Setup of job 3604:
Design mul, start of the top module:
module mul(
    input  wire        clk,
    input  wire        rst,
    input  wire [63:0] lm,
    input  wire [63:0] rm,
    input  wire [1:0]  Data_type,
    output reg  [19:0] mul_out
);
Size in the first run: ~160 flip-flops, roughly 150 I/O pins, ~46000 sq um of cells after synthesis.
export LEC_CHECK = 0
export CAP_MARGIN = 20
export CORE_ASPECT_RATIO = 0.5
export CORE_MARGIN = 2
export CORE_UTILIZATION = 60
export CTS_CLUSTER_DIAMETER = 293
export CTS_CLUSTER_SIZE = 99
export HOLD_SLACK_MARGIN = -0.09
export SLEW_MARGIN = 20
export TNS_END_PERCENT = 20
create_clock -name core_clock -period 6.5 [get_ports {clk}]
run.sh (not shown) runs the stock make flow with config.mk's settings and CLKGATE_MAP_FILE=.
No stage failed in job 3604, and the final checks on the layout all came back clean.
Changes in job 8392 relative to job 3604:
==> flow/config.mk <==
export PLATFORM = sky130hd
export DESIGN_NAME = mul
export DESIGN_NICKNAME = mul
export VERILOG_FILES = /design/flow/design.v
export SDC_FILE = /design/flow/constraint.sdc
export NUM_CORES = 4
export LEC_CHECK = 0
export CAP_MARGIN = 20
export CELL_PAD_IN_SITES_DETAIL_PLACEMENT = 2
export CELL_PAD_IN_SITES_GLOBAL_PLACEMENT = 1
export CORE_MARGIN = 4
export CORE_UTILIZATION = 26
export GPL_ROUTABILITY_DRIVEN = 0
export HOLD_SLACK_MARGIN = 0.16
export MAX_ROUTING_LAYER = met4
export PLACE_DENSITY = 0.66
export SETUP_SLACK_MARGIN = 1.17
export SLEW_MARGIN = 20
export TNS_END_PERCENT = 5
### Flow results
Per-cell via count in the routed design in job 8392 vs job 3604: down 0.27
Taking job 8392 over job 3604, the leakage power figure ratio works out to 1.08.
Job 8392 completed end to end; final checks failed (setup timing).
Detailed route wirelength on metal2 grows by more than half when moving from job 3604 to job 8392.
Input-level comparison between job 5465 and job 8392:
==> flow/config.mk <==
export PLATFORM = sky130hd
export DESIGN_NAME = mul
export DESIGN_NICKNAME = mul
export VERILOG_FILES = /design/flow/design.v
export SDC_FILE = /design/flow/constraint.sdc
export NUM_CORES = 4
export LEC_CHECK = 0
export CAP_MARGIN = 20
export CORE_MARGIN = 2
export CORE_UTILIZATION = 56
export CTS_CLUSTER_DIAMETER = 245
export CTS_CLUSTER_SIZE = 95
export PLACE_DENSITY = 0.39
export SLEW_MARGIN = 20
export TNS_END_PERCENT = 15
Job 5465 did not stop at any stage, and its layout met the timing, design-rule and antenna checks. Compared with job 8392, job 5465 shows routed wire length on met2 lower by 47%. Job 5465: count of clock-buffer cells in the layout 1 above job 8392. In the flow results for job 8392 and job 5465, the non-clock buffer count is larger on job 8392. The slowest cell on the critical path comes out or4b_2 in one run and fa_1 in the other, namely in job 5465 and job 8392 respectively. From job 8392 to job 5465 the numbers moved as follows: pin count of the biggest net entering global routing picked up an extra about 7%; final wirelength lost 140000 um; fraction of synthesized cell area in xor and xnor cells neither gained nor lost much. The area of the chip in job 5465 is 0.46 times that in job 8392.
For job 7428, these inputs were changed with respect to job 5465:
diff --git a/flow/config.mk b/flow/config.mk
--- a/flow/config.mk
+++ b/flow/config.mk
@@ -8 +8,2 @@
-export CAP_MARGIN = 20
+export CAP_MARGIN = 15
+export CORE_ASPECT_RATIO = 0.5
@@ -10,3 +11,4 @@
-export CORE_UTILIZATION = 56
-export CTS_CLUSTER_DIAMETER = 245
-export CTS_CLUSTER_SIZE = 95
+export CORE_UTILIZATION = 60
+export CTS_CLUSTER_DIAMETER = 293
+export CTS_CLUSTER_SIZE = 91
+export HOLD_SLACK_MARGIN = -0.09
@@ -15 +17 @@
-export TNS_END_PERCENT = 15
+export TNS_END_PERCENT = 20
--- outcome ---
Job 7428 ran to completion and came out clean on the timing, design-rule and antenna checks.
Taking job 7428 as 1.0, job 5465 lands at 1.5 on number of placement rows.
Comparing job 7428 and job 5465, first-pass iteration count of the detailed router is lower on job 5465.
Job 7428 vs. job 5465: delay of the slowest cell on the worst path down 0.04 ns; area added between synthesis and finish down 2.0 points; total design power up 0.37%; clock power flat.
Logic area: job 5465 vs job 7428, no meaningful difference
Routed wire length is lower on job 5465
Job 7428 leaves less setup margin than job 5465.
Job 7428 vs job 5465: routed length on met1 down by a few percent
Comparing job 7428 and job 5465, the higher post-route standard cell area excluding fillers was measured on job 5465.
Power and IR drop assume default switching activity.
